`flow/config.mk`:
```
export PLATFORM = sky130hd
export DESIGN_NAME = median
export DESIGN_NICKNAME = median
export VERILOG_FILES = /design/flow/design.v
export SDC_FILE = /design/flow/constraint.sdc
export NUM_CORES = 4
export LEC_CHECK = 0
export ABC_AREA = 0
export CAP_MARGIN = 0
export CELL_PAD_IN_SITES_GLOBAL_PLACEMENT = 1
export CORE_MARGIN = 2
export CORE_UTILIZATION = 41
export CTS_CLUSTER_SIZE = 42
export GPL_TIMING_DRIVEN = 1
export PLACE_DENSITY_LB_ADDON = 0.01
export SETUP_SLACK_MARGIN = 5.0
export SLEW_MARGIN = 25
```
`flow/constraint.sdc`:
```
create_clock -name core_clock -period 26.3 [get_ports {clk}]
set_input_delay 5.2600 -clock core_clock [delete_from_list [all_inputs] [get_ports {clk}]]
set_output_delay 5.2600 -clock core_clock [all_outputs]
set_load 0.01 [all_outputs]
```
`flow/design.v`:
```
module median
#(
    parameter MEM_DATA_WIDTH = 32,
    parameter LUT_ADDR_WIDTH = 10,  
    parameter MEM_ADDR_WIDTH = 10,  
    parameter PIXEL_DATA_WIDTH = 8,
    parameter IMG_WIDTH  = 320,
    parameter IMG_HEIGHT = 320
)(
    input clk,  
    input rst_n,  
    input [31:0] word0,
    input [31:0] word1,
    input [31:0] word2,
    output [PIXEL_DATA_WIDTH-1:0] pixel1,
    output [PIXEL_DATA_WIDTH-1:0] pixel2,
    output [PIXEL_DATA_WIDTH-1:0] pixel3,
    output [PIXEL_DATA_WIDTH-1:0] pixel4,
    output [LUT_ADDR_WIDTH-1:0] raddr_a,
    output [LUT_ADDR_WIDTH-1:0] raddr_b,
    output [LUT_ADDR_WIDTH-1:0] raddr_c,
    output [MEM_ADDR_WIDTH-1:0] waddr
);
    wire [PIXEL_DATA_WIDTH-1:0] x2_y1;
    wire [PIXEL_DATA_WIDTH-1:0] x2_y0;
    wire [PIXEL_DATA_WIDTH-1:0] x2_ym1;
    wire [PIXEL_DATA_WIDTH-1:0] x1_y1;
    wire [PIXEL_DATA_WIDTH-1:0] x1_y0;
    wire [PIXEL_DATA_WIDTH-1:0] x1_ym1;
    wire [PIXEL_DATA_WIDTH-1:0] x0_y1;
    wire [PIXEL_DATA_WIDTH-1:0] x0_y0;
    wire [PIXEL_DATA_WIDTH-1:0] x0_ym1;
    wire [PIXEL_DATA_WIDTH-1:0] xm1_y1;
    wire [PIXEL_DATA_WIDTH-1:0] xm1_y0;
    wire [PIXEL_DATA_WIDTH-1:0] xm1_ym1;
    assign x2_y1   = word0[PIXEL_DATA_WIDTH-1:0];
    assign x2_y0   = word1[PIXEL_DATA_WIDTH-1:0];
    assign x2_ym1  = word2[PIXEL_DATA_WIDTH-1:0];
    assign x1_y1   = word0[(PIXEL_DATA_WIDTH*2)-1:PIXEL_DATA_WIDTH];
    assign x1_y0   = word1[(PIXEL_DATA_WIDTH*2)-1:PIXEL_DATA_WIDTH];
    assign x1_ym1  = word2[(PIXEL_DATA_WIDTH*2)-1:PIXEL_DATA_WIDTH];
    assign x0_y1   = word0[(PIXEL_DATA_WIDTH*3)-1:(PIXEL_DATA_WIDTH*2)];
    assign x0_y0   = word1[(PIXEL_DATA_WIDTH*3)-1:(PIXEL_DATA_WIDTH*2)];
    assign x0_ym1  = word2[(PIXEL_DATA_WIDTH*3)-1:(PIXEL_DATA_WIDTH*2)];
    assign xm1_y1  = word0[(PIXEL_DATA_WIDTH*4)-1:(PIXEL_DATA_WIDTH*3)];
    assign xm1_y0  = word1[(PIXEL_DATA_WIDTH*4)-1:(PIXEL_DATA_WIDTH*3)];
    assign xm1_ym1 = word2[(PIXEL_DATA_WIDTH*4)-1:(PIXEL_DATA_WIDTH*3)];
    wire [PIXEL_DATA_WIDTH-1:0] c3l;
    wire [PIXEL_DATA_WIDTH-1:0] c3h;
    wire [PIXEL_DATA_WIDTH-1:0] c3m;
    wire [PIXEL_DATA_WIDTH-1:0] c3l_reg;
    wire [PIXEL_DATA_WIDTH-1:0] c3h_reg;
    wire [PIXEL_DATA_WIDTH-1:0] c3m_reg;
    wire [PIXEL_DATA_WIDTH-1:0] c2l;
    wire [PIXEL_DATA_WIDTH-1:0] c2h;
    wire [PIXEL_DATA_WIDTH-1:0] c2m;
    wire [PIXEL_DATA_WIDTH-1:0] c2l_reg;
    wire [PIXEL_DATA_WIDTH-1:0] c2h_reg;
    wire [PIXEL_DATA_WIDTH-1:0] c2m_reg;
    wire [PIXEL_DATA_WIDTH-1:0] c1l;
    wire [PIXEL_DATA_WIDTH-1:0] c1h;
    wire [PIXEL_DATA_WIDTH-1:0] c1m;
    wire [PIXEL_DATA_WIDTH-1:0] c0h;
    wire [PIXEL_DATA_WIDTH-1:0] c0m;
    wire [PIXEL_DATA_WIDTH-1:0] c0l;
    wire [PIXEL_DATA_WIDTH-1:0] p1_sig;
    wire [PIXEL_DATA_WIDTH-1:0] p2_sig;
    wire [PIXEL_DATA_WIDTH-1:0] p3_sig;
    state_machine
    #(
        .LUT_ADDR_WIDTH(LUT_ADDR_WIDTH),
        .IMG_WIDTH(IMG_WIDTH),
        .IMG_HEIGHT(IMG_HEIGHT)
    ) window_contol (
        .clk(clk),  
        .rst_n(rst_n),  
        .raddr_a(raddr_a),
        .raddr_b(raddr_b),
        .raddr_c(raddr_c),
        .waddr(waddr)
    );
    common_network
    #(
        .DATA_WIDTH(PIXEL_DATA_WIDTH)
    ) common_network_u0 (
        .x2_y1(x2_y1),
        .x2_y0(x2_y0),
        .x2_ym1(x2_ym1),
        .x1_y1(x1_y1),
        .x1_y0(x1_y0),
        .x1_ym1(x1_ym1),
        .x0_y1(x0_y1),
        .x0_y0(x0_y0),
        .x0_ym1(x0_ym1),
        .xm1_y1(xm1_y1),
        .xm1_y0(xm1_y0),
        .xm1_ym1(xm1_ym1),
        .c3l(c3l),
        .c3h(c3h),
        .c3m(c3m),
        .c2l(c2l),
        .c2h(c2h),
        .c2m(c2m),
        .c1l(c1l),
        .c1h(c1h),
        .c1m(c1m),
        .c0h(c0h),
        .c0m(c0m),
        .c0l(c0l)
    );
    dff_3_pipe
    #(
        .DATA_WIDTH(PIXEL_DATA_WIDTH)
    ) dff_c3_pipe (
        .clk(clk),
        .rst_n(rst_n),
        .d0(c3h),
        .d1(c3m),
        .d2(c3l),
        .q0(c3h_reg),
        .q1(c3m_reg),
        .q2(c3l_reg)
    );
    dff_3_pipe
    #(
        .DATA_WIDTH(PIXEL_DATA_WIDTH)
    ) dff_c2_pipe (
        .clk(clk),
        .rst_n(rst_n),
        .d0(c2h),
        .d1(c2m),
        .d2(c2l),
        .q0(c2h_reg),
        .q1(c2m_reg),
        .q2(c2l_reg)
    );
    dff_3_pipe
    #(
        .DATA_WIDTH(PIXEL_DATA_WIDTH)
    ) dff_out_pipe (
        .clk(clk),
        .rst_n(rst_n),
        .d0(p1_sig),
        .d1(p2_sig),
        .d2(p3_sig),
        .q0(pixel1),
        .q1(pixel2),
        .q2(pixel3)
    );
    pixel_network
    #(
        .DATA_WIDTH(PIXEL_DATA_WIDTH)
    ) pixel_network_u0 (
        .c3h(c1h),
        .c3m(c1m),
        .c3l(c1l),
        .c2h(c0h),
        .c2m(c0m),
        .c2l(c0l),
        .c1h(c3h_reg),
        .c1m(c3m_reg),
        .c1l(c3l_reg),
        .median(p1_sig)
    );
    pixel_network
    #(
        .DATA_WIDTH(PIXEL_DATA_WIDTH)
    ) pixel_network_u1 (
        .c3h(c2h),
        .c3m(c2m),
        .c3l(c2l),
        .c2h(c1h),
        .c2m(c1m),
        .c2l(c1l),
        .c1h(c0h),
        .c1m(c0m),
        .c1l(c0l),
        .median(p2_sig)
    );
    pixel_network
    #(
        .DATA_WIDTH(PIXEL_DATA_WIDTH)
    ) pixel_network_u2 (
        .c3h(c3h),
        .c3m(c3m),
        .c3l(c3l),
        .c2h(c2h),
        .c2m(c2m),
        .c2l(c2l),
        .c1h(c1h),
        .c1m(c1m),
        .c1l(c1l),
        .median(p3_sig)
    );
    pixel_network
    #(
        .DATA_WIDTH(PIXEL_DATA_WIDTH)
    ) pixel_network_u3 (
        .c3h(c0h),
        .c3m(c0m),
        .c3l(c0l),
        .c2h(c3h_reg),
        .c2m(c3m_reg),
        .c2l(c3l_reg),
        .c1h(c2h_reg),
        .c1m(c2m_reg),
        .c1l(c2l_reg),
        .median(pixel4)
    );
endmodule
module node
#(
    parameter DATA_WIDTH = 8,
    parameter LOW_MUX = 1,  
    parameter HI_MUX = 1  
)(
    input [DATA_WIDTH-1:0] data_a,
    input [DATA_WIDTH-1:0] data_b,
    output reg [DATA_WIDTH-1:0] data_hi,
    output reg [DATA_WIDTH-1:0] data_lo
);
    reg sel0;
    always @(*)
    begin : comparator
        if( data_b > data_a) begin
            sel0 = 1'b0;  
        end else begin
            sel0 = 1'b1;  
        end
    end
    always @(*)
    begin : mux_lo_hi
        case (sel0)
            1'b0 :
            begin
                if(LOW_MUX == 1)
                    data_lo = data_a;
                if(HI_MUX == 1)
                    data_hi = data_b;
            end
            1'b1 :
            begin
                if(LOW_MUX == 1)
                    data_lo = data_b;
                if(HI_MUX == 1)
                    data_hi = data_a;
            end
            default :
            begin
                data_lo = {DATA_WIDTH{1'b0}};
                data_hi = {DATA_WIDTH{1'b0}};
            end
        endcase
    end
endmodule
module pixel_network
#(
    parameter DATA_WIDTH = 8
)(
    input [DATA_WIDTH-1:0] c3h,
    input [DATA_WIDTH-1:0] c3m,
    input [DATA_WIDTH-1:0] c3l,
    input [DATA_WIDTH-1:0] c2h,
    input [DATA_WIDTH-1:0] c2m,
    input [DATA_WIDTH-1:0] c2l,
    input [DATA_WIDTH-1:0] c1h,
    input [DATA_WIDTH-1:0] c1m,
    input [DATA_WIDTH-1:0] c1l,
    output [DATA_WIDTH-1:0] median
);
    wire [DATA_WIDTH-1:0] node_u0_lo;
    wire [DATA_WIDTH-1:0] node_u1_hi;
    wire [DATA_WIDTH-1:0] node_u1_lo;
    wire [DATA_WIDTH-1:0] node_u2_hi;
    wire [DATA_WIDTH-1:0] node_u3_lo;
    wire [DATA_WIDTH-1:0] node_u4_hi;
    wire [DATA_WIDTH-1:0] node_u5_hi;
    wire [DATA_WIDTH-1:0] node_u6_lo;
    wire [DATA_WIDTH-1:0] node_u7_hi;
    wire [DATA_WIDTH-1:0] node_u7_lo;
    wire [DATA_WIDTH-1:0] node_u8_hi;
    node
    #(
        .DATA_WIDTH(DATA_WIDTH),
        .LOW_MUX(1),  
        .HI_MUX(0)  
    ) node_u0 (
        .data_a(c3h),
        .data_b(c2h),
        .data_lo(node_u0_lo)
    );
    node
    #(
        .DATA_WIDTH(DATA_WIDTH),
        .LOW_MUX(1),  
        .HI_MUX(1)  
    ) node_u1 (
        .data_a(c3m),
        .data_b(c2m),
        .data_hi(node_u1_hi),
        .data_lo(node_u1_lo)
    );
    node
    #(
        .DATA_WIDTH(DATA_WIDTH),
        .LOW_MUX(0),  
        .HI_MUX(1)  
    ) node_u2 (
        .data_a(c2l),
        .data_b(c1l),
        .data_hi(node_u2_hi)
    );
    node
    #(
        .DATA_WIDTH(DATA_WIDTH),
        .LOW_MUX(1),  
        .HI_MUX(0)  
    ) node_u3 (
        .data_a(node_u0_lo),
        .data_b(c1h),
        .data_lo(node_u3_lo)
    );
    node
    #(
        .DATA_WIDTH(DATA_WIDTH),
        .LOW_MUX(0),  
        .HI_MUX(1)  
    ) node_u4 (
        .data_a(node_u1_lo),
        .data_b(c1m),
        .data_hi(node_u4_hi)
    );
    node
    #(
        .DATA_WIDTH(DATA_WIDTH),
        .LOW_MUX(0),  
        .HI_MUX(1)  
    ) node_u5 (
        .data_a(c3l),
        .data_b(node_u2_hi),
        .data_hi(node_u5_hi)
    );
    node
    #(
        .DATA_WIDTH(DATA_WIDTH),
        .LOW_MUX(1),  
        .HI_MUX(0)  
    ) node_u6 (
        .data_a(node_u1_hi),
        .data_b(node_u4_hi),
        .data_lo(node_u6_lo)
    );
    node
    #(
        .DATA_WIDTH(DATA_WIDTH),
        .LOW_MUX(1),  
        .HI_MUX(1)  
    ) node_u7 (
        .data_a(node_u3_lo),
        .data_b(node_u6_lo),
        .data_hi(node_u7_hi),
        .data_lo(node_u7_lo)
    );
    node
    #(
        .DATA_WIDTH(DATA_WIDTH),
        .LOW_MUX(0),  
        .HI_MUX(1)  
    ) node_u8 (
        .data_a(node_u7_lo),
        .data_b(node_u5_hi),
        .data_hi(node_u8_hi)
    );
    node
    #(
        .DATA_WIDTH(DATA_WIDTH),
        .LOW_MUX(1),  
        .HI_MUX(0)  
    ) node_u9 (
        .data_a(node_u7_hi),
        .data_b(node_u8_hi),
        .data_lo(median)
    );
endmodule
module state_machine
#(
    parameter LUT_ADDR_WIDTH = 10,
    parameter IMG_WIDTH = 234,
    parameter IMG_HEIGHT = 234
)(
    input clk,  
    input rst_n,  
    output reg [LUT_ADDR_WIDTH-1:0] raddr_a,
    output reg [LUT_ADDR_WIDTH-1:0] raddr_b,
    output reg [LUT_ADDR_WIDTH-1:0] raddr_c,
    output reg [LUT_ADDR_WIDTH-1:0] waddr,
    output reg [1:0] window_line_counter,
    output reg [9:0] window_column_counter,
    output reg [9:0] memory_shift
);
    reg valid;
    always @(posedge clk or negedge rst_n)
    begin : out_memory_counter
        if(~rst_n) begin
            waddr <= {LUT_ADDR_WIDTH{1'b0}};
        end else if(valid) begin
            waddr <= waddr + 1'b1;
        end
    end
    always @(posedge clk or negedge rst_n)
    begin : addr_counter
        if(~rst_n) begin
            window_column_counter <= 10'd0;
            window_line_counter <= 2'b00;
            valid <= 1'b0;
            raddr_a <= {LUT_ADDR_WIDTH{1'b0}};
            raddr_b <= {LUT_ADDR_WIDTH{1'b0}};
            raddr_c <= {LUT_ADDR_WIDTH{1'b0}};
        end else begin
            if(window_column_counter != ((IMG_WIDTH/4)-1)) begin
                window_column_counter <= window_column_counter + 1'b1;
                valid <= 1'b1;
                raddr_a <= raddr_a + 1'b1;
                raddr_b <= raddr_b + 1'b1;
                raddr_c <= raddr_c + 1'b1;
            end else begin
                window_column_counter <= 10'd0;
                case (window_line_counter)
                    2'b00 :
                    begin
                        raddr_a <= raddr_a + 1'b1;
                        raddr_b <= raddr_b - window_column_counter;
                        raddr_c <= raddr_c - window_column_counter;
                        window_line_counter = window_line_counter + 1'b1;
                    end
                    2'b01 :
                    begin
                        raddr_b <= raddr_b + 1'b1;
                        raddr_a <= raddr_a - window_column_counter;
                        raddr_c <= raddr_c - window_column_counter;
                        window_line_counter = window_line_counter + 1'b1;
                    end
                    2'b10 :
                    begin
                        raddr_b <= raddr_b - window_column_counter;
                        raddr_a <= raddr_a - window_column_counter;
                        raddr_c <= raddr_c + 1'b1;
                        window_line_counter = 2'b00;
                    end
                    default :
                    begin
                        raddr_a <= {LUT_ADDR_WIDTH{1'b0}};
                        raddr_b <= {LUT_ADDR_WIDTH{1'b0}};
                        raddr_c <= {LUT_ADDR_WIDTH{1'b0}};
                    end
                endcase
            end
        end
    end
endmodule
module dff_3_pipe
#(
    parameter DATA_WIDTH = 8
)(
    input clk,
    input rst_n,
    input [DATA_WIDTH-1:0] d0,
    input [DATA_WIDTH-1:0] d1,
    input [DATA_WIDTH-1:0] d2,
    output reg [DATA_WIDTH-1:0] q0,
    output reg [DATA_WIDTH-1:0] q1,
    output reg [DATA_WIDTH-1:0] q2
);
always @(posedge clk or negedge rst_n)
begin : register_bank_3u
    if(~rst_n) begin
        q0 <= {DATA_WIDTH{1'b0}};
        q1 <= {DATA_WIDTH{1'b0}};
        q2 <= {DATA_WIDTH{1'b0}};
    end else begin
        q0 <= d0;
        q1 <= d1;
        q2 <= d2;
    end
end
endmodule
module common_network
#(
    parameter DATA_WIDTH = 8
)(
    input [DATA_WIDTH-1:0] x2_y1,
    input [DATA_WIDTH-1:0] x2_y0,
    input [DATA_WIDTH-1:0] x2_ym1,
    input [DATA_WIDTH-1:0] x1_y1,
    input [DATA_WIDTH-1:0] x1_y0,
    input [DATA_WIDTH-1:0] x1_ym1,
    input [DATA_WIDTH-1:0] x0_y1,
    input [DATA_WIDTH-1:0] x0_y0,
    input [DATA_WIDTH-1:0] x0_ym1,
    input [DATA_WIDTH-1:0] xm1_y1,
    input [DATA_WIDTH-1:0] xm1_y0,
    input [DATA_WIDTH-1:0] xm1_ym1,
    output [DATA_WIDTH-1:0] c3l,
    output [DATA_WIDTH-1:0] c3h,
    output [DATA_WIDTH-1:0] c3m,
    output [DATA_WIDTH-1:0] c2l,
    output [DATA_WIDTH-1:0] c2h,
    output [DATA_WIDTH-1:0] c2m,
    output [DATA_WIDTH-1:0] c1l,
    output [DATA_WIDTH-1:0] c1h,
    output [DATA_WIDTH-1:0] c1m,
    output [DATA_WIDTH-1:0] c0h,
    output [DATA_WIDTH-1:0] c0m,
    output [DATA_WIDTH-1:0] c0l
);
    wire [DATA_WIDTH-1:0] node_u0_hi;
    wire [DATA_WIDTH-1:0] node_u0_lo;
    wire [DATA_WIDTH-1:0] node_u1_hi;
    wire [DATA_WIDTH-1:0] node_u1_lo;
    wire [DATA_WIDTH-1:0] node_u2_hi;
    wire [DATA_WIDTH-1:0] node_u2_lo;
    wire [DATA_WIDTH-1:0] node_u3_hi;
    wire [DATA_WIDTH-1:0] node_u3_lo;
    wire [DATA_WIDTH-1:0] node_u4_hi;
    wire [DATA_WIDTH-1:0] node_u4_lo;
    wire [DATA_WIDTH-1:0] node_u5_hi;
    wire [DATA_WIDTH-1:0] node_u5_lo;
    wire [DATA_WIDTH-1:0] node_u6_hi;
    wire [DATA_WIDTH-1:0] node_u6_lo;
    wire [DATA_WIDTH-1:0] node_u7_hi;
    wire [DATA_WIDTH-1:0] node_u7_lo;
    wire [DATA_WIDTH-1:0] node_u8_hi;
    wire [DATA_WIDTH-1:0] node_u8_lo;
    wire [DATA_WIDTH-1:0] node_u9_hi;
    wire [DATA_WIDTH-1:0] node_u9_lo;
    wire [DATA_WIDTH-1:0] node_u10_hi;
    wire [DATA_WIDTH-1:0] node_u10_lo;
    wire [DATA_WIDTH-1:0] node_u11_hi;
    wire [DATA_WIDTH-1:0] node_u11_lo;
    wire [DATA_WIDTH-1:0] node_u12_hi;
    wire [DATA_WIDTH-1:0] node_u12_lo;
    assign c3l = node_u4_lo;
    assign c3h = node_u8_hi;
    assign c3m = node_u8_lo;
    assign c2l = node_u5_lo;
    assign c2h = node_u9_hi;
    assign c2m = node_u9_lo;
    assign c1l = node_u6_lo;
    assign c1h = node_u10_hi;
    assign c1m = node_u10_lo;
    assign c0h = node_u11_hi;
    assign c0m = node_u11_lo;
    assign c0l = node_u7_lo;
    node
    #(
        .DATA_WIDTH(DATA_WIDTH),
        .LOW_MUX(1),  
        .HI_MUX(1)  
    ) node_u0 (
        .data_a(x2_y1),
        .data_b(x2_y0),
        .data_hi(node_u0_hi),
        .data_lo(node_u0_lo)
    );
    node
    #(
        .DATA_WIDTH(DATA_WIDTH),
        .LOW_MUX(1),  
        .HI_MUX(1)  
    ) node_u1 (
        .data_a(x1_y1),
        .data_b(x1_y0),
        .data_hi(node_u1_hi),
        .data_lo(node_u1_lo)
    );
    node
    #(
        .DATA_WIDTH(DATA_WIDTH),
        .LOW_MUX(1),  
        .HI_MUX(1)  
    ) node_u2 (
        .data_a(x0_y1),
        .data_b(x0_y0),
        .data_hi(node_u2_hi),
        .data_lo(node_u2_lo)
    );
    node
    #(
        .DATA_WIDTH(DATA_WIDTH),
        .LOW_MUX(1),  
        .HI_MUX(1)  
    ) node_u3 (
        .data_a(xm1_y1),
        .data_b(xm1_y0),
        .data_hi(node_u3_hi),
        .data_lo(node_u3_lo)
    );
    node
    #(
        .DATA_WIDTH(DATA_WIDTH),
        .LOW_MUX(1),  
        .HI_MUX(1)  
    ) node_u4 (
        .data_a(node_u0_lo),
        .data_b(x2_ym1),
        .data_hi(node_u4_hi),
        .data_lo(node_u4_lo)
    );
    node
    #(
        .DATA_WIDTH(DATA_WIDTH),
        .LOW_MUX(1),  
        .HI_MUX(1)  
    ) node_u5 (
        .data_a(node_u1_lo),
        .data_b(x1_ym1),
        .data_hi(node_u5_hi),
        .data_lo(node_u5_lo)
    );
    node
    #(
        .DATA_WIDTH(DATA_WIDTH),
        .LOW_MUX(1),  
        .HI_MUX(1)  
    ) node_u6 (
        .data_a(node_u2_lo),
        .data_b(x0_ym1),
        .data_hi(node_u6_hi),
        .data_lo(node_u6_lo)
    );
    node
    #(
        .DATA_WIDTH(DATA_WIDTH),
        .LOW_MUX(1),  
        .HI_MUX(1)  
    ) node_u7 (
        .data_a(node_u3_lo),
        .data_b(xm1_ym1),
        .data_hi(node_u7_hi),
        .data_lo(node_u7_lo)
    );
    node
    #(
        .DATA_WIDTH(DATA_WIDTH),
        .LOW_MUX(1),  
        .HI_MUX(1)  
    ) node_u8 (
        .data_a(node_u0_hi),
        .data_b(node_u4_hi),
        .data_hi(node_u8_hi),
        .data_lo(node_u8_lo)
    );
    node
    #(
        .DATA_WIDTH(DATA_WIDTH),
        .LOW_MUX(1),  
        .HI_MUX(1)  
    ) node_u9 (
        .data_a(node_u1_hi),
        .data_b(node_u5_hi),
        .data_hi(node_u9_hi),
        .data_lo(node_u9_lo)
    );
    node
    #(
        .DATA_WIDTH(DATA_WIDTH),
        .LOW_MUX(1),  
        .HI_MUX(1)  
    ) node_u10 (
        .data_a(node_u2_hi),
        .data_b(node_u6_hi),
        .data_hi(node_u10_hi),
        .data_lo(node_u10_lo)
    );
    node
    #(
        .DATA_WIDTH(DATA_WIDTH),
        .LOW_MUX(1),  
        .HI_MUX(1)  
    ) node_u11 (
        .data_a(node_u3_hi),
        .data_b(node_u7_hi),
        .data_hi(node_u11_hi),
        .data_lo(node_u11_lo)
    );
endmodule
```
`flow/run.sh`:
```
#!/bin/bash
# the make line also repeats each setting of config.mk as NAME=value (left out here)
make -C /OpenROAD-flow-scripts/flow DESIGN_CONFIG=/design/flow/config.mk WORK_HOME=/design/flow/orfs CLKGATE_MAP_FILE= finish
```
==> results of run 1 <==
per-layer routing:
layer,vias up,wire (um),part of all wire,GRT usage
met5,-,0,0,0
met4,0,4150,0.045,0.120
met1,12200,41200,0.44,0.401
met3,150,4940,0.053,0.0351
li1,12100,-,-,-
met2,756,42300,0.46,0.499
metrics by stage:
step / setup WS (ps) / setup TNS, ps / std cells
final: 1640 / 0 / 4254
after global routing: 916 / 0 / 4253
after CTS: 1480 / 0 / 4156
after detailed placement: -528 / -3130 / 4012
after global placement: 110 / 0 / 4011
after floorplan: 1680 / 0 / 3090
area by class of cell:
| type | count | area (sq um) | share of cell area |
|---|---|---|---|
| Inverter | 311 | 1210 | 0.0395 |
| Clock inverter | 15 | 186 | 0.00606 |
| Sequential cell | 125 | 3130 | 0.102 |
| Multi-Input combinational cell | 2570 | 20800 | 0.675 |
| Tap cell | 756 | 946 | 0.0307 |
| Antenna cell | 1 | 2.50 | 0.0000813 |
| Timing Repair Buffer | 459 | 4100 | 0.133 |
| Clock buffer | 17 | 425 | 0.0138 |
repair_timing:
item                       4_1_cts  5_1_grt
pin swaps                       85       98
cloned                           8        6
setup endpoints to repair       32       32
gates resized                  307      249
setup buffers                  104       91
==> impl_metrics.json, run 1 <==
{
  "status": "no timing/DRC/antenna violations",
  "topCellsByArea": "ha_1 (23%), dfrtp_1 (13%), mux2i_1 (7.8%), o21ai_0 (5.3%), a21oi_1 (5.1%)",
  "yosys_warnings": 5,
  "setup_viol": 0,
  "crit_buf_inv": 17,
  "ys_async_sr_fraction": 1.00,
  "skew_ps": 19.2,
  "ys_top_cells_by_count": "ha_1 (429), inv_1 (307), nand2_1 (276), o21ai_0 (245), a21oi_1 (238)",
  "grt_max_degree": 68,
  "final_core_util": 0.546,
  "vias": 25200,
  "mux_share": 0.0941,
  "yosys_area_sq_um": 23400,
  "chipWidth_um": 243,
  "clk_latency_ps": 500,
  "synthCells": 3090,
  "ys_sh_adder": 0.234,
  "worst_ep_arrival_time_ps": 19400,
  "initCoreUtil": 0.414,
  "antenna_found_initial": 1,
  "finalMaxSlewViolations": 0,
  "synth-main-ff-cell": "dfrtp_1",
  "synth_xor_xnor_area_share": 0.0281,
  "ys_cells": 3090,
  "core_sq_um": 56400,
  "yosys.cell_count.top_type": "ha_1",
  "syn-num-nets": 3620,
  "worstSetupPathDepth": 85,
  "post-route-period-util": 0.938,
  "cts_root_buffer": "clkbuf_16",
  "grt_use_total": 0.302,
  "gp_congestion": 0.964,
  "end_kind": "output pin",
  "cts_tree": "done",
  "worst-r2r-cell-count": 46,
  "min_to": "window_contol.waddr[9]",
  "max_cap_viol_count": 0,
  "slew_headroom": 0.269,
  "viasPerCell": 5.91,
  "num_rows": 87,
  "dr.pass1.iters": 8,
  "io_pins": 170,
  "syn_area_sq_um": 23400,
  "die-height_um": 243,
  "place_area_sq_um": 26700,
  "hpwl_um": 73500,
  "cts_hold_buf": 0,
  "nets": 4014,
  "cts_buffer_depth": 2,
  "grt_setup_unrepaired": "yes",
  "grt_pass1_vias": 23900,
  "grt_pass1_wl_um": 139000,
  "dieArea_sq_um": 58900,
  "synth-seq-cells": 125,
  "top_area_frac": 0.230,
  "antenna_left": 0,
  "critPathLaunch": "word0[25]",
  "yosysUniqueCellTypes": 99,
  "min_path_cells": 1,
  "critPathMaxStageDelay_ps": 340,
  "fin_crit_ps": 24660,
  "simple_gate_area_frac": 0.178,
  "fmax_mhz": 40.6,
  "worst_setup_path_start_kind": "primary input",
  "wl_per_cell_um": 21.8,
  "cp.required_ps": 21040,
  "critPathSlowestCell": "ha_1",
  "cts_sinks": 125,
  "area_growth_pct": 31.8,
  "hold_violations": 0,
  "synthAoiAreaFrac": 0.265,
  "rrSetupSlack_ps": 17040,
  "fill_cells": 5432,
  "worst_slew_pin_slew_ps": 1090,
  "rr_endpoint": "dff_out_pipe.q0[0]",
  "crit_family": "AND-OR/OR-AND gates",
  "wirelength_um": 92600,
  "hold_path_class": "reg2reg",
  "worstPathMaxFanout": 6,
  "fin_area_sq_um": 30800,
  "remaining_drc_errors": 0,
  "synth.largest_area_cell": "ha_1",
  "ys_seq_frac": 0.134,
  "synth.avg_cell_area_sq_um": 7.56,
  "first_iter_violations": 1667,
  "path_class": "in2out",
  "grt_overflow": 0,
  "cts_made_buffers": 17,
  "synth-edff-count": 0,
  "hp-start": "window_contol.waddr[9]",
  "portBuffers": 169,
  "path_clk_slew_ps": 70,
  "warning_count": 33,
  "whs_ps": 475,
  "ys_top_logic_family": "AND-OR/OR-AND gates",
  "r2r-start": "dff_c3_pipe.q1[5]",
  "htreeDepth": 4,
  "critPathMostFrequentCell": "a21oi_2",
  "crit_end": "pixel4[4]"
}
==> inputs of run 2 (changes only) <==
Settings changed: ABC_AREA 0 to 1, CAP_MARGIN 0 to 20, CELL_PAD_IN_SITES_GLOBAL_PLACEMENT 1 to not set, CORE_UTILIZATION 41 to 70, CTS_CLUSTER_DIAMETER set to 229, CTS_CLUSTER_SIZE 42 to 37, GPL_TIMING_DRIVEN 1 to not set, HOLD_SLACK_MARGIN set to 0.29, PLACE_DENSITY_LB_ADDON 0.01 to not set, SETUP_SLACK_MARGIN 5.0 to -0.96, SLEW_MARGIN 25 to 20.
Clock period 26.3 ns to 16.9 ns, I/O delays scaled along.
==> impl_metrics.json, run 2 <==
{
  "hpwl_um": 61200,
  "ys_top_cells_by_count": "nand2_1 (981), inv_1 (521), ha_1 (429), o21ai_0 (409), nor2_1 (204)",
  "chipWidth_um": 182,
  "yosys_warnings": 5,
  "top_area_frac": 0.241,
  "cts_root_buffer": "clkbuf_16",
  "error": "[ERROR GRT-0232] Routing congestion too high. Check the congestion heatmap in the GUI.",
  "initCoreUtil": 0.708,
  "place_area_sq_um": 26300,
  "ys_seq_frac": 0.140,
  "dieArea_sq_um": 33300,
  "stop_stage": "5_1_grt",
  "syn_area_sq_um": 22300,
  "yosys_area_sq_um": 22300,
  "ys_cells": 3554,
  "cts_made_buffers": 17,
  "synth-edff-count": 0,
  "gp_congestion": 1.05,
  "topCellsByArea": "ha_1 (24%), nand2_1 (17%), dfrtp_1 (14%), o21ai_0 (9.2%), inv_1 (8.8%)",
  "synth_xor_xnor_area_share": 0.0169,
  "simple_gate_area_frac": 0.300,
  "synth.avg_cell_area_sq_um": 6.27,
  "ys_top_logic_family": "simple AND/OR/NAND/NOR gates",
  "syn-num-nets": 4084,
  "core_sq_um": 31500,
  "synth-main-ff-cell": "dfrtp_1",
  "grt_overflow": 73,
  "cts_sinks": 125,
  "htreeDepth": 4,
  "die-height_um": 182,
  "portBuffers": 169,
  "mux_share": 0,
  "grt_use_total": 0.736,
  "io_pins": 170,
  "num_rows": 65,
  "synthCells": 3554,
  "synthAoiAreaFrac": 0.195,
  "status": "stopped before the end",
  "ys_sh_adder": 0.244,
  "ys_async_sr_fraction": 1.00,
  "synth-seq-cells": 125,
  "yosys.cell_count.top_type": "nand2_1",
  "yosysUniqueCellTypes": 59,
  "cts_buffer_depth": 2,
  "synth.largest_area_cell": "ha_1"
}
[run 2: per-layer routing]
layer | global-route usage | GRT overflow
met5 | 0.410 | 0
met4 | 0.685 | 19
met3 | 0.571 | 4
met2 | 0.906 | 41
met1 | 0.746 | 9
[run 2: timing repair]
item                       CTS
cloned                       6
gates resized              151
setup endpoints to repair    8
setup buffers               34
pin swaps                   63
hold buffers                 0
[run 2: metrics by stage]
stage                     instances  setup WS, ps  TNS (ps)  utilization
after CTS                      4393         -1240    -14120        0.877
after detailed placement       4327         -2570    -30460        0.837
after global placement         4327         -1820    -15840        0.837
after floorplan                3554          -907     -6350            -
==> inputs of run 3 (changes only) <==
Settings changed: CAP_MARGIN 20 to 0, CORE_UTILIZATION 70 to 71, CTS_CLUSTER_DIAMETER 229 to 221, HOLD_SLACK_MARGIN 0.29 to 0.3, SETUP_SLACK_MARGIN -0.96 to -0.58.
Clock period 16.9 ns to 18.2 ns, I/O delays scaled along.
==> impl_metrics.json, run 3 <==
{
  "status": "stopped before the end",
  "stop_stage": "5_1_grt",
  "cts_sinks": 125,
  "yosys.cell_count.top_type": "nand2_1",
  "synth.avg_cell_area_sq_um": 6.27,
  "core_sq_um": 30700,
  "synth.largest_area_cell": "ha_1",
  "cts_buffer_depth": 2,
  "ys_sh_adder": 0.244,
  "ys_async_sr_fraction": 1.00,
  "synthAoiAreaFrac": 0.195,
  "synthCells": 3554,
  "cts_root_buffer": "clkbuf_16",
  "yosys_warnings": 5,
  "cts_made_buffers": 17,
  "ys_seq_frac": 0.140,
  "dpl_worst_slack_ps": -1740,
  "chipWidth_um": 181,
  "synth-edff-count": 0,
  "yosysUniqueCellTypes": 59,
  "simple_gate_area_frac": 0.300,
  "mux_share": 0,
  "ys_top_logic_family": "simple AND/OR/NAND/NOR gates",
  "portBuffers": 169,
  "top_area_frac": 0.241,
  "htreeDepth": 4,
  "cts_hold_buf": 0,
  "syn_area_sq_um": 22300,
  "synth-seq-cells": 125,
  "gp_congestion": 1.02,
  "initCoreUtil": 0.725,
  "ys_top_cells_by_count": "nand2_1 (981), inv_1 (521), ha_1 (429), o21ai_0 (409), nor2_1 (204)",
  "num_rows": 64,
  "syn-num-nets": 4084,
  "yosys_area_sq_um": 22300,
  "topCellsByArea": "ha_1 (24%), nand2_1 (17%), dfrtp_1 (14%), o21ai_0 (9.2%), inv_1 (8.8%)",
  "synth_xor_xnor_area_share": 0.0169,
  "die-height_um": 181,
  "synth-main-ff-cell": "dfrtp_1",
  "dieArea_sq_um": 32800,
  "hpwl_um": 61300,
  "ys_cells": 3554,
  "place_area_sq_um": 25900,
  "io_pins": 170
}
-- run 3: repair_timing --
item | 4_1_cts
setup endpoints to repair | 8
pin swaps | 22
resized | 52
cloned | 6
setup buffers | 19
-- run 3: metrics by stage --
stage | hold slack (ps) | util | cells | TNS, ps
after floorplan | 463 | - | 3554 | -3200
after global placement | 463 | 0.842 | 4268 | -7880
after detailed placement | 473 | 0.842 | 4268 | -14700
after CTS | 489 | 0.872 | 4325 | -5270
==> inputs of run 4 (changes only) <==
Settings changed: ABC_AREA 1 to not set, CAP_MARGIN 0 to 20, CORE_UTILIZATION 71 to 40, CTS_CLUSTER_DIAMETER 221 to not set, CTS_CLUSTER_SIZE 37 to not set, HOLD_SLACK_MARGIN 0.3 to not set, SETUP_SLACK_MARGIN -0.58 to 1.27.
Clock period 18.2 ns to 29.3 ns, I/O delays scaled along.
==> impl_metrics.json, run 4 <==
{
  "crit_buf_inv": 13,
  "yosys.cell_count.top_type": "ha_1",
  "critPathLaunch": "word1[28]",
  "r2r-start": "dff_c3_pipe.q1[5]",
  "htreeDepth": 4,
  "hp-start": "window_contol.waddr[9]",
  "grt_setup_unrepaired": "no",
  "syn-num-nets": 3620,
  "path_clk_slew_ps": 60,
  "worstPathMaxFanout": 21,
  "mux_share": 0.0941,
  "synth.largest_area_cell": "ha_1",
  "min_to": "window_contol.waddr[9]",
  "max_cap_viol_count": 0,
  "grt_pass1_vias": 23300,
  "synth_xor_xnor_area_share": 0.0281,
  "cts_hold_buf": 0,
  "portBuffers": 169,
  "synthAoiAreaFrac": 0.265,
  "num_rows": 88,
  "cts_root_buffer": "clkbuf_16",
  "worst_slew_pin_slew_ps": 1190,
  "ys_top_logic_family": "AND-OR/OR-AND gates",
  "yosysUniqueCellTypes": 99,
  "status": "no timing/DRC/antenna violations",
  "clk_latency_ps": 490,
  "fin_ws_ps": 1860,
  "skew_ps": 10.3,
  "vias": 24200,
  "ys_async_sr_fraction": 1.00,
  "topCellsByArea": "ha_1 (23%), dfrtp_1 (13%), mux2i_1 (7.8%), o21ai_0 (5.3%), a21oi_1 (5.1%)",
  "cp.required_ps": 23440,
  "ys_cells": 3090,
  "crit_end": "pixel4[3]",
  "rrSetupSlack_ps": 18310,
  "dr.pass1.iters": 6,
  "grt_pass1_wl_um": 131000,
  "whs_ps": 472,
  "cts_made_buffers": 17,
  "hold_path_class": "reg2reg",
  "fmax_mhz": 36.4,
  "post-route-period-util": 0.937,
  "grt_max_degree": 70,
  "yosys_area_sq_um": 23400,
  "gp_congestion": 0.980,
  "synth-main-ff-cell": "dfrtp_1",
  "grt_use_total": 0.277,
  "fin_crit_ps": 27440,
  "viasPerCell": 5.93,
  "worstSetupPathDepth": 92,
  "antenna-diode-count": 0,
  "dpl_worst_slack_ps": -600,
  "synth-seq-cells": 125,
  "remaining_drc_errors": 0,
  "critPathMaxStageDelay_ps": 530,
  "critPathMostFrequentCell": "ha_1",
  "worst-r2r-cell-count": 41,
  "core_sq_um": 57700,
  "finalMaxSlewViolations": 0,
  "worst_setup_path_start_kind": "primary input",
  "yosys_warnings": 5,
  "synth.avg_cell_area_sq_um": 7.56,
  "cts_buffer_depth": 2,
  "antenna_left": 0,
  "slew_headroom": 0.196,
  "crit_family": "AND-OR/OR-AND gates",
  "antenna_found_initial": 0,
  "nets": 3824,
  "worst_ep_arrival_time_ps": 21580,
  "cts_sinks": 125,
  "top_area_frac": 0.230,
  "hold_violations": 0,
  "syn_area_sq_um": 23400,
  "rr_endpoint": "dff_out_pipe.q0[0]",
  "ys_top_cells_by_count": "ha_1 (429), inv_1 (307), nand2_1 (276), o21ai_0 (245), a21oi_1 (238)",
  "path_class": "in2out",
  "dieArea_sq_um": 60300,
  "fill_cells": 5765,
  "grt_overflow": 0,
  "end_kind": "output pin",
  "setup_tns_ps": 0,
  "hpwl_um": 69900,
  "first_iter_violations": 2050,
  "setup_viol": 0,
  "min_path_cells": 1,
  "simple_gate_area_frac": 0.178,
  "cts_tree": "done",
  "area_growth_pct": 17.8,
  "critPathSlowestCell": "or4_1",
  "initCoreUtil": 0.405,
  "synthCells": 3090,
  "wirelength_um": 85000,
  "synth-edff-count": 0,
  "ys_sh_adder": 0.234,
  "io_pins": 170,
  "chipWidth_um": 246,
  "die-height_um": 246,
  "warning_count": 30,
  "wl_per_cell_um": 20.9,
  "ys_seq_frac": 0.134
}
==> run 4: per-layer routing <==
layer  GRT usage  share of wire  vias up  routed length, um
met4       0.117          0.043        0               3650
met1       0.353           0.44    11500              37000
met3      0.0392          0.058      149               4950
met2       0.467           0.46      807              39400
met5           0              0        -                  0
li1            -              -    11700                  -
==> run 4: layout make-up <==
class	count	area (sq um)	share of cell area
Clock buffer	18	439	0.0160
Inverter	311	1170	0.0425
Tap cell	765	957	0.0348
Multi-Input combinational cell	2563	19100	0.695
Timing Repair Buffer	276	2550	0.0926
Clock inverter	14	148	0.00537
Sequential cell	125	3130	0.114
==> run 4: timing repair <==
action                                  4_1_cts  5_1_grt
resized                                      47       69
setup buffers                                20       20
pin swaps                                     7       20
endpoints found under the setup margin        8        8
cloned                                        1        0
==> run 4: through the flow <==
| stage | cell area, sq um | utilization | cells |
|---|---|---|---|
| after floorplan | 23400 | - | 3090 |
| after global placement | 26200 | 0.453 | 3999 |
| after detailed placement | 26200 | 0.453 | 3999 |
| after CTS | 27100 | 0.469 | 4052 |
| after global routing | 27500 | 0.477 | 4072 |
| final | 27500 | 0.477 | 4072 |
==> inputs of run 5 (changes only) <==
Settings changed: ABC_AREA set to 1, CORE_UTILIZATION 40 to 70, CTS_CLUSTER_DIAMETER set to 221, CTS_CLUSTER_SIZE set to 37, HOLD_SLACK_MARGIN set to 0.3, SETUP_SLACK_MARGIN 1.27 to -0.58.
Clock period 29.3 ns to 19.2 ns, I/O delays scaled along.
==> impl_metrics.json, run 5 <==
{
  "dr.pass1.iters": 9,
  "slew_headroom": 0.291,
  "cp.required_ps": 15360,
  "violations": "negative setup slack",
  "grt_setup_unrepaired": "yes",
  "worstSetupPathDepth": 87,
  "wl_per_cell_um": 18.1,
  "status": "complete, but fails checks",
  "cts_buffer_depth": 2,
  "ys_sh_adder": 0.244,
  "ys_cells": 3554,
  "initCoreUtil": 0.708,
  "path_clk_slew_ps": 60,
  "vias": 26700,
  "syn_area_sq_um": 22300,
  "worstPathMaxFanout": 10,
  "synthAoiAreaFrac": 0.195,
  "wl_met1_um": 28700,
  "place_area_sq_um": 25500,
  "wl_met3_um": 7820,
  "wirelength_um": 77900,
  "hold_violations": 0,
  "final_core_util": 0.854,
  "critPathLaunch": "word0[27]",
  "finalMaxSlewViolations": 0,
  "synth.avg_cell_area_sq_um": 6.27,
  "critPathMaxStageDelay_ps": 520,
  "grt_pass1_wl_um": 119000,
  "ys_seq_frac": 0.140,
  "crit_family": "simple AND/OR/NAND/NOR gates",
  "area_growth_pct": 20.5,
  "warning_count": 34,
  "hp-start": "window_contol.waddr[9]",
  "yosysUniqueCellTypes": 59,
  "synth_xor_xnor_area_share": 0.0169,
  "worst_ep_arrival_time_ps": 16340,
  "syn-num-nets": 4084,
  "viasPerCell": 6.21,
  "skew_ps": 10.5,
  "cts_hold_buf": 0,
  "fmax_mhz": 49.6,
  "critPathSlowestCell": "clkdlybuf4s50_1",
  "fin_area_sq_um": 26900,
  "chipWidth_um": 182,
  "post-route-period-util": 1.05,
  "max_cap_viol_count": 0,
  "crit_end": "pixel4[5]",
  "synth-main-ff-cell": "dfrtp_1",
  "topCellsByArea": "ha_1 (24%), nand2_1 (17%), dfrtp_1 (14%), o21ai_0 (9.2%), inv_1 (8.8%)",
  "crit_buf_inv": 23,
  "worst_slew_pin_slew_ps": 1060,
  "worst-r2r-cell-count": 35,
  "grt_overflow": 0,
  "yosys.cell_count.top_type": "nand2_1",
  "ys_top_logic_family": "simple AND/OR/NAND/NOR gates",
  "grt_max_degree": 71,
  "top_area_frac": 0.241,
  "mux_share": 0,
  "min_to": "window_contol.waddr[9]",
  "antenna_left": 0,
  "cts_sinks": 125,
  "portBuffers": 169,
  "fill_cells": 1957,
  "first_iter_violations": 2788,
  "clk_latency_ps": 460,
  "yosys_area_sq_um": 22300,
  "setup_viol": 8,
  "rr_endpoint": "dff_out_pipe.q0[2]",
  "antenna_found_initial": 0,
  "fin_ws_ps": -978,
  "gp_congestion": 1.03,
  "num_rows": 65,
  "simple_gate_area_frac": 0.300,
  "end_kind": "output pin",
  "die-height_um": 182,
  "remaining_drc_errors": 0,
  "synthCells": 3554,
  "synth-seq-cells": 125,
  "ys_top_cells_by_count": "nand2_1 (981), inv_1 (521), ha_1 (429), o21ai_0 (409), nor2_1 (204)",
  "synth.largest_area_cell": "ha_1",
  "core_sq_um": 31500,
  "htreeDepth": 4,
  "yosys_warnings": 5,
  "dieArea_sq_um": 33300,
  "grt_use_total": 0.443,
  "fin_cells": 4297,
  "cts_made_buffers": 17,
  "hold_path_class": "reg2reg",
  "cts_root_buffer": "clkbuf_16",
  "ys_async_sr_fraction": 1.00,
  "nets": 4411,
  "whs_ps": 496,
  "path_class": "in2out",
  "rrSetupSlack_ps": 10650,
  "grt_pass1_vias": 24800,
  "critPathMostFrequentCell": "nand2_1",
  "place_inst": 4229,
  "r2r-start": "dff_c3_pipe.q1[5]",
  "synth-edff-count": 0,
  "min_path_cells": 1,
  "cts_tree": "done",
  "top_layer_used": "met4",
  "route.met2.wl_um": 33900,
  "fin_crit_ps": 20180,
  "hpwl_um": 60100,
  "worst_setup_path_start_kind": "primary input",
  "io_pins": 170
}
run 5: cell type report:
cell class / instances / area [sq um] / area share
timing repair buffer: 379 / 3260 / 0.121
inverter: 536 / 2020 / 0.0750
multi-input combinational: 2821 / 17300 / 0.645
clock inverter: 11 / 155 / 0.00577
sequential: 125 / 3130 / 0.116
clock buffer: 21 / 470 / 0.0175
tap: 402 / 503 / 0.0187
antenna: 1 / 2.50 / 0.0000931
timing repair inverter: 1 / 7.51 / 0.000279
run 5: repair_timing:
item,in CTS,in global routing
pin swaps,3,41
endpoints found under the setup margin,8,16
gates resized,17,120
setup buffers,3,26
gates cloned,2,6
run 5: per-layer routing:
metal | vias to the layer above | global-route usage
li1 | 12400 | -
met5 | - | 0
met3 | 552 | 0.0854
met2 | 1762 | 0.723
met4 | 0 | 0.350
met1 | 11900 | 0.510
run 5: through the flow:
step / setup slack [ps] / setup TNS (ps)
floorplan: -398 / -2280
global placement: -315 / -1880
detailed placement: -1140 / -8440
CTS: -611 / -4200
global route: -1640 / -22060
finish: -978 / -6590
==> inputs of run 6 (changes only) <==
Settings changed: ABC_AREA 1 to not set, CORE_UTILIZATION 70 to 66, CTS_CLUSTER_DIAMETER 221 to not set, CTS_CLUSTER_SIZE 37 to not set, HOLD_SLACK_MARGIN 0.3 to not set, SETUP_SLACK_MARGIN -0.58 to not set.
Clock period 19.2 ns to 25.6 ns, I/O delays scaled along.
==> impl_metrics.json, run 6 <==
{
  "grt_max_degree": 71,
  "yosys_area_sq_um": 23400,
  "nets": 3900,
  "area_growth_pct": 21.3,
  "cp.required_ps": 20480,
  "cts_buffer_depth": 2,
  "yosys_warnings": 5,
  "cts_tree": "done",
  "viasPerCell": 7.03,
  "setup_viol": 8,
  "ys_async_sr_fraction": 1.00,
  "antenna_found_initial": 3,
  "slew_headroom": -0.129,
  "cts_root_buffer": "clkbuf_16",
  "grt_overflow": 0,
  "grt_use_total": 0.453,
  "min_to": "window_contol.raddr_b[9]",
  "fin_area_sq_um": 28300,
  "violations": "max-capacitance violations, max-slew violations, negative setup slack",
  "synth-main-ff-cell": "dfrtp_1",
  "wirelength_um": 92900,
  "cts_sinks": 125,
  "skew_ps": 13.9,
  "setup_tns_ps": -1930,
  "status": "complete, but fails checks",
  "initCoreUtil": 0.673,
  "wl_per_cell_um": 24.2,
  "fmax_mhz": 38.6,
  "syn-num-nets": 3620,
  "hpwl_um": 67500,
  "end_kind": "output pin",
  "ys_cells": 3090,
  "worstSetupPathDepth": 83,
  "gp_congestion": 1.02,
  "critPathMostFrequentCell": "buf_4",
  "portBuffers": 169,
  "fill_cells": 2182,
  "critPathMaxStageDelay_ps": 600,
  "rrSetupSlack_ps": 14280,
  "final_core_util": 0.816,
  "synth-edff-count": 0,
  "finalMaxSlewViolations": 6,
  "die-height_um": 192,
  "yosys.cell_count.top_type": "ha_1",
  "ys_seq_frac": 0.134,
  "rr_endpoint": "dff_out_pipe.q0[0]",
  "r2r-start": "dff_c3_pipe.q1[5]",
  "worst_setup_path_start_kind": "primary input",
  "synthAoiAreaFrac": 0.265,
  "synth.avg_cell_area_sq_um": 7.56,
  "hold_violations": 0,
  "dpl_worst_slack_ps": -783,
  "syn_area_sq_um": 23400,
  "dr.pass1.iters": 9,
  "dieArea_sq_um": 36900,
  "grt_pass1_vias": 25300,
  "remaining_drc_errors": 0,
  "fin_crit_ps": 25890,
  "cts_hold_buf": 0,
  "fin_ws_ps": -293,
  "worstPathMaxFanout": 10,
  "htreeDepth": 4,
  "crit_end": "pixel4[6]",
  "max_cap_viol_count": 2,
  "worst-r2r-cell-count": 45,
  "vias": 27000,
  "synth-seq-cells": 125,
  "ys_sh_adder": 0.234,
  "path_class": "in2out",
  "synth.largest_area_cell": "ha_1",
  "hp-start": "window_contol.raddr_b[9]",
  "hold_path_class": "reg2reg",
  "num_rows": 68,
  "critPathLaunch": "word1[29]",
  "topCellsByArea": "ha_1 (23%), dfrtp_1 (13%), mux2i_1 (7.8%), o21ai_0 (5.3%), a21oi_1 (5.1%)",
  "chipWidth_um": 192,
  "worst_ep_arrival_time_ps": 20770,
  "synth_xor_xnor_area_share": 0.0281,
  "first_iter_violations": 3562,
  "io_pins": 170,
  "cts_made_buffers": 17,
  "place_area_sq_um": 26400,
  "ys_top_cells_by_count": "ha_1 (429), inv_1 (307), nand2_1 (276), o21ai_0 (245), a21oi_1 (238)",
  "ys_top_logic_family": "AND-OR/OR-AND gates",
  "path_clk_slew_ps": 60,
  "core_sq_um": 34700,
  "clk_latency_ps": 480,
  "mux_share": 0.0941,
  "top_area_frac": 0.230,
  "worst_slew_pin_slew_ps": 1680,
  "grt_pass1_wl_um": 132000,
  "post-route-period-util": 1.01,
  "synthCells": 3090,
  "antenna_left": 0,
  "crit_family": "AND-OR/OR-AND gates",
  "critPathSlowestCell": "nor3_1",
  "warning_count": 32,
  "yosysUniqueCellTypes": 99,
  "min_path_cells": 1,
  "simple_gate_area_frac": 0.178,
  "crit_buf_inv": 14
}
[run 6: cell type report]
cell class / instances / area [sq um] / area share
well taps: 455 / 569 / 0.0201
repair buffers: 352 / 3160 / 0.112
clock inverters: 14 / 169 / 0.00596
clock buffers: 18 / 439 / 0.0155
multi-input cells: 2563 / 19700 / 0.695
flip-flops and latches: 125 / 3130 / 0.110
inverters: 311 / 1170 / 0.0413
diodes: 2 / 5.00 / 0.000177
[run 6: repair_timing]
item | in CTS | in global routing
setup buffers | 15 | 26
setup endpoints to repair | 8 | 30
pin swaps | 10 | 61
gates resized | 33 | 191
cloned | 1 | 1
[run 6: through the flow]
stage / hold WS (ps) / std cells
CTS: 477 / 3811
floorplan: 480 / 3090
finish: 503 / 3840
detailed placement: 468 / 3763
global placement: 461 / 3763
global route: 516 / 3839
[run 6: per-layer routing]
metal	share of wire	routed length, um	vias up	global-route usage
li1	-	-	11900	-
met1	0.36	33000	12500	0.539
met2	0.43	39600	2021	0.734
met3	0.13	12200	629	0.101
met4	0.086	7940	6	0.297
met5	0.0013	119	-	0
==> inputs of run 7 (changes only) <==
Settings changed: CORE_UTILIZATION 66 to 70, CTS_CLUSTER_SIZE set to 37.
Clock period 25.6 ns to 27.7 ns, I/O delays scaled along.
==> impl_metrics.json, run 7 <==
{
  "critPathMaxStageDelay_ps": 560,
  "synth-seq-cells": 125,
  "yosys_area_sq_um": 23400,
  "max_cap_viol_count": 0,
  "syn-num-nets": 3620,
  "viasPerCell": 6.94,
  "crit_family": "AND-OR/OR-AND gates",
  "die-height_um": 187,
  "worst_setup_path_start_kind": "primary input",
  "hp-start": "window_contol.raddr_b[9]",
  "cts_tree": "done",
  "setup_viol": 0,
  "rrSetupSlack_ps": 16980,
  "hold_violations": 0,
  "worst_ep_arrival_time_ps": 21680,
  "cts_root_buffer": "clkbuf_16",
  "post-route-period-util": 0.983,
  "min_to": "window_contol.raddr_b[9]",
  "r2r-start": "dff_c3_pipe.q1[5]",
  "synth_xor_xnor_area_share": 0.0281,
  "yosys.cell_count.top_type": "ha_1",
  "ys_sh_adder": 0.234,
  "first_iter_violations": 3315,
  "warning_count": 32,
  "syn_area_sq_um": 23400,
  "final_core_util": 0.822,
  "fin_crit_ps": 27220,
  "num_rows": 66,
  "ys_top_cells_by_count": "ha_1 (429), inv_1 (307), nand2_1 (276), o21ai_0 (245), a21oi_1 (238)",
  "worstPathMaxFanout": 18,
  "grt_pass1_wl_um": 129000,
  "gp_congestion": 1.12,
  "worst-r2r-cell-count": 47,
  "initCoreUtil": 0.714,
  "fmax_mhz": 36.7,
  "critPathLaunch": "word0[30]",
  "worst_slew_pin_slew_ps": 1170,
  "setup_tns_ps": 0,
  "grt_pass1_vias": 24600,
  "synth.avg_cell_area_sq_um": 7.56,
  "wl_per_cell_um": 22.2,
  "cp.required_ps": 22160,
  "cts_made_buffers": 17,
  "yosysUniqueCellTypes": 99,
  "grt_overflow": 0,
  "htreeDepth": 4,
  "synth-edff-count": 0,
  "ys_seq_frac": 0.134,
  "hpwl_um": 64400,
  "hold_path_class": "reg2reg",
  "min_path_cells": 1,
  "path_clk_slew_ps": 70,
  "crit_end": "pixel4[5]",
  "io_pins": 170,
  "chipWidth_um": 187,
  "grt_use_total": 0.457,
  "crit_buf_inv": 15,
  "worstSetupPathDepth": 83,
  "cts_buffer_depth": 2,
  "ys_top_logic_family": "AND-OR/OR-AND gates",
  "core_sq_um": 32700,
  "path_class": "in2out",
  "synth.largest_area_cell": "ha_1",
  "end_kind": "output pin",
  "synthAoiAreaFrac": 0.265,
  "cts_sinks": 125,
  "cts_hold_buf": 0,
  "wirelength_um": 82600,
  "top_area_frac": 0.230,
  "critPathMostFrequentCell": "ha_1",
  "antenna_found_initial": 0,
  "mux_share": 0.0941,
  "critPathSlowestCell": "clkdlybuf4s50_1",
  "area_growth_pct": 15.1,
  "antenna-diode-count": 0,
  "rr_endpoint": "dff_out_pipe.q0[0]",
  "dieArea_sq_um": 34800,
  "yosys_warnings": 5,
  "ys_async_sr_fraction": 1.00,
  "synthCells": 3090,
  "clk_latency_ps": 460,
  "portBuffers": 169,
  "synth-main-ff-cell": "dfrtp_1",
  "vias": 25800,
  "topCellsByArea": "ha_1 (23%), dfrtp_1 (13%), mux2i_1 (7.8%), o21ai_0 (5.3%), a21oi_1 (5.1%)",
  "remaining_drc_errors": 0,
  "fill_cells": 2143,
  "antenna_left": 0,
  "finalMaxSlewViolations": 0,
  "ys_cells": 3090,
  "nets": 3799,
  "skew_ps": 10.7,
  "simple_gate_area_frac": 0.178,
  "grt_max_degree": 67,
  "dr.pass1.iters": 9,
  "status": "no timing/DRC/antenna violations",
  "slew_headroom": 0.210
}
==> run 7: cell type report <==
| cell class | count | area [sq um] | share of cell area |
|---|---|---|---|
| multi-input combinational | 2563 | 19100 | 0.709 |
| sequential | 125 | 3130 | 0.116 |
| timing repair buffer | 251 | 2360 | 0.0878 |
| inverter | 311 | 1170 | 0.0435 |
| tap | 442 | 553 | 0.0206 |
| clock buffer | 17 | 425 | 0.0158 |
| clock inverter | 15 | 169 | 0.00629 |
==> run 7: repair_timing <==
action | 4_1_cts | 5_1_grt
resized | 23 | 76
buffers inserted | 7 | 19
endpoints found under the setup margin | 8 | 8
pin swaps | 2 | 13
gates cloned | 0 | 2
==> run 7: metrics by stage <==
stage	setup slack (ps)	std cells	hold WS, ps	instance area (sq um)
after floorplan	55.6	3090	480	23400
after global placement	-177	3665	462	25700
after detailed placement	-922	3665	483	25700
after CTS	51.7	3704	497	26400
after global routing	-465	3724	523	26900
final	477	3724	499	26900
==> run 7: layer usage <==
metal	share of wire	routed length, um	global-route usage	vias up
met5	0	0	0	-
met4	0.078	6420	0.316	0
met3	0.12	9760	0.108	489
met2	0.43	35600	0.711	1777
met1	0.37	30800	0.558	12000
li1	-	-	-	11600
==> inputs of run 8 (changes only) <==
Settings changed: ABC_AREA set to 1, CORE_UTILIZATION 70 to 71, CTS_CLUSTER_DIAMETER set to 229, HOLD_SLACK_MARGIN set to 0.29, PLACE_DENSITY_LB_ADDON set to 0.06, SETUP_SLACK_MARGIN set to 4.91.
Clock period 27.7 ns to 19.2 ns, I/O delays scaled along.
==> impl_metrics.json, run 8 <==
{
  "mux_share": 0,
  "dieArea_sq_um": 32800,
  "die-height_um": 181,
  "ys_top_logic_family": "simple AND/OR/NAND/NOR gates",
  "simple_gate_area_frac": 0.300,
  "ys_cells": 3554,
  "ys_sh_adder": 0.244,
  "error": "[ERROR DPL-0033] detailed placement checks failed during check placement.",
  "syn_area_sq_um": 22300,
  "synth-main-ff-cell": "dfrtp_1",
  "top_area_frac": 0.241,
  "yosys_warnings": 5,
  "initCoreUtil": 0.725,
  "gp_congestion": 1.08,
  "synth-edff-count": 0,
  "portBuffers": 169,
  "core_sq_um": 30700,
  "topCellsByArea": "ha_1 (24%), nand2_1 (17%), dfrtp_1 (14%), o21ai_0 (9.2%), inv_1 (8.8%)",
  "syn-num-nets": 4084,
  "place_area_sq_um": 26500,
  "synthAoiAreaFrac": 0.195,
  "stop_stage": "4_1_cts",
  "yosysUniqueCellTypes": 59,
  "status": "stopped before the end",
  "synth.largest_area_cell": "ha_1",
  "synthCells": 3554,
  "chipWidth_um": 181,
  "place_inst": 4131,
  "synth-seq-cells": 125,
  "synth.avg_cell_area_sq_um": 6.27,
  "synth_xor_xnor_area_share": 0.0169,
  "ys_top_cells_by_count": "nand2_1 (981), inv_1 (521), ha_1 (429), o21ai_0 (409), nor2_1 (204)",
  "yosys_area_sq_um": 22300,
  "ys_seq_frac": 0.140,
  "ys_async_sr_fraction": 1.00,
  "num_rows": 64,
  "hpwl_um": 61300,
  "io_pins": 170,
  "yosys.cell_count.top_type": "nand2_1"
}
run 8: per-stage QoR:
step           setup WS [ps]   util
2_1_floorplan           1300      -
3_3_place_gp            -126  0.860
3_5_place_dp            -835  0.860
==> inputs of run 9 (changes only) <==
Settings changed: ABC_AREA 1 to not set, CORE_UTILIZATION 71 to 40, CTS_CLUSTER_DIAMETER 229 to not set, CTS_CLUSTER_SIZE 37 to not set, HOLD_SLACK_MARGIN 0.29 to not set, PLACE_DENSITY_LB_ADDON 0.06 to not set, SETUP_SLACK_MARGIN 4.91 to not set.
Clock period 19.2 ns to 49.7 ns, I/O delays scaled along.
==> impl_metrics.json, run 9 <==
{
  "postCtsSetupRepairBufs": 0,
  "dpl_worst_slack_ps": 9520,
  "top_area_frac": 0.230,
  "grt_pass1_wl_um": 129000,
  "status": "no timing/DRC/antenna violations",
  "grt_setup_unrepaired": "no",
  "fin_crit_ps": 40730,
  "cts_tree": "done",
  "antenna_found_initial": 3,
  "worst-r2r-cell-count": 43,
  "end_kind": "output pin",
  "setup_tns_ps": 0,
  "ys_async_sr_fraction": 1.00,
  "worstPathMaxFanout": 25,
  "gp_congestion": 0.981,
  "place_inst": 3975,
  "synthAoiAreaFrac": 0.265,
  "portBuffers": 169,
  "cts_made_buffers": 17,
  "chipWidth_um": 246,
  "initCoreUtil": 0.405,
  "hp-start": "window_contol.waddr[9]",
  "grt_pass1_vias": 22900,
  "core_sq_um": 57700,
  "setup_viol": 0,
  "remaining_drc_errors": 0,
  "use_met1": 0.362,
  "fin_ws_ps": 8970,
  "topCellsByArea": "ha_1 (23%), dfrtp_1 (13%), mux2i_1 (7.8%), o21ai_0 (5.3%), a21oi_1 (5.1%)",
  "warning_count": 30,
  "synth-seq-cells": 125,
  "yosys.cell_count.top_type": "ha_1",
  "fin_cells": 4009,
  "path_clk_slew_ps": 60,
  "finalMaxSlewViolations": 0,
  "min_path_cells": 1,
  "ys_cells": 3090,
  "ys_top_cells_by_count": "ha_1 (429), inv_1 (307), nand2_1 (276), o21ai_0 (245), a21oi_1 (238)",
  "htreeDepth": 4,
  "hold_violations": 0,
  "nets": 3760,
  "worst_setup_path_start_kind": "primary input",
  "post-route-period-util": 0.819,
  "cts_root_buffer": "clkbuf_16",
  "r2r-start": "dff_c3_pipe.q1[5]",
  "cts_hold_buf": 0,
  "synth-main-ff-cell": "dfrtp_1",
  "io_pins": 170,
  "grt_use_total": 0.275,
  "yosys_area_sq_um": 23400,
  "wirelength_um": 83400,
  "synth-edff-count": 0,
  "clk_latency_ps": 480,
  "whs_ps": 475,
  "ys_sh_adder": 0.234,
  "cts_buffer_depth": 2,
  "yosysUniqueCellTypes": 99,
  "fmax_mhz": 24.6,
  "synthCells": 3090,
  "synth_xor_xnor_area_share": 0.0281,
  "die-height_um": 246,
  "fill_cells": 5823,
  "skew_ps": 15.7,
  "crit_family": "AND-OR/OR-AND gates",
  "worst_slew_pin_slew_ps": 1160,
  "rrSetupSlack_ps": 39130,
  "crit_buf_inv": 11,
  "worst_ep_arrival_time_ps": 30790,
  "seqCellArea_sq_um": 3130,
  "critPathMostFrequentCell": "a21oi_1",
  "cp.required_ps": 39760,
  "hpwl_um": 69500,
  "post_cts_resized": 0,
  "antenna_left": 0,
  "synth.largest_area_cell": "ha_1",
  "dr.pass1.iters": 8,
  "first_iter_violations": 2154,
  "dieArea_sq_um": 60300,
  "syn_area_sq_um": 23400,
  "rr_endpoint": "dff_out_pipe.q0[0]",
  "critPathLaunch": "word0[29]",
  "grt_max_degree": 70,
  "yosys_warnings": 5,
  "gr-max-usage-layer": "met2",
  "wl_per_cell_um": 20.8,
  "min_to": "window_contol.waddr[9]",
  "path_class": "in2out",
  "mux_share": 0.0941,
  "viasPerCell": 5.93,
  "ys_seq_frac": 0.134,
  "num_rows": 88,
  "area_growth_pct": 13.9,
  "syn-num-nets": 3620,
  "grt_overflow": 0,
  "grt_util_met3": 0.0345,
  "critPathMaxStageDelay_ps": 720,
  "synth.avg_cell_area_sq_um": 7.56,
  "critPathSlowestCell": "o21a_1",
  "ys_top_logic_family": "AND-OR/OR-AND gates",
  "gr-usage-met2": 0.457,
  "slew_headroom": 0.218,
  "logic_area_sq_um": 18700,
  "worstSetupPathDepth": 93,
  "vias": 23800,
  "crit_end": "pixel4[1]",
  "simple_gate_area_frac": 0.178,
  "max_cap_viol_count": 0,
  "cts_sinks": 125,
  "hold_path_class": "reg2reg"
}
[run 9: cell type report]
class	count	share of cell area
diodes	1	0.0000941
clock buffers	17	0.0160
clock inverters	15	0.00715
inverters	311	0.0440
multi-input cells	2562	0.703
flip-flops and latches	125	0.118
well taps	765	0.0360
repair buffers	213	0.0762
[run 9: stage by stage]
stage / area (sq um) / utilization
after detailed placement: 26000 / 0.450
final: 26600 / 0.461
after floorplan: 23400 / -
after global routing: 26600 / 0.461
after global placement: 26000 / 0.450
after CTS: 26600 / 0.461
[run 9: metal layers]
metal,share of wire,wire (um)
met1,0.44,37000
met2,0.46,38600
met3,0.059,4950
met4,0.035,2890
met5,0,0
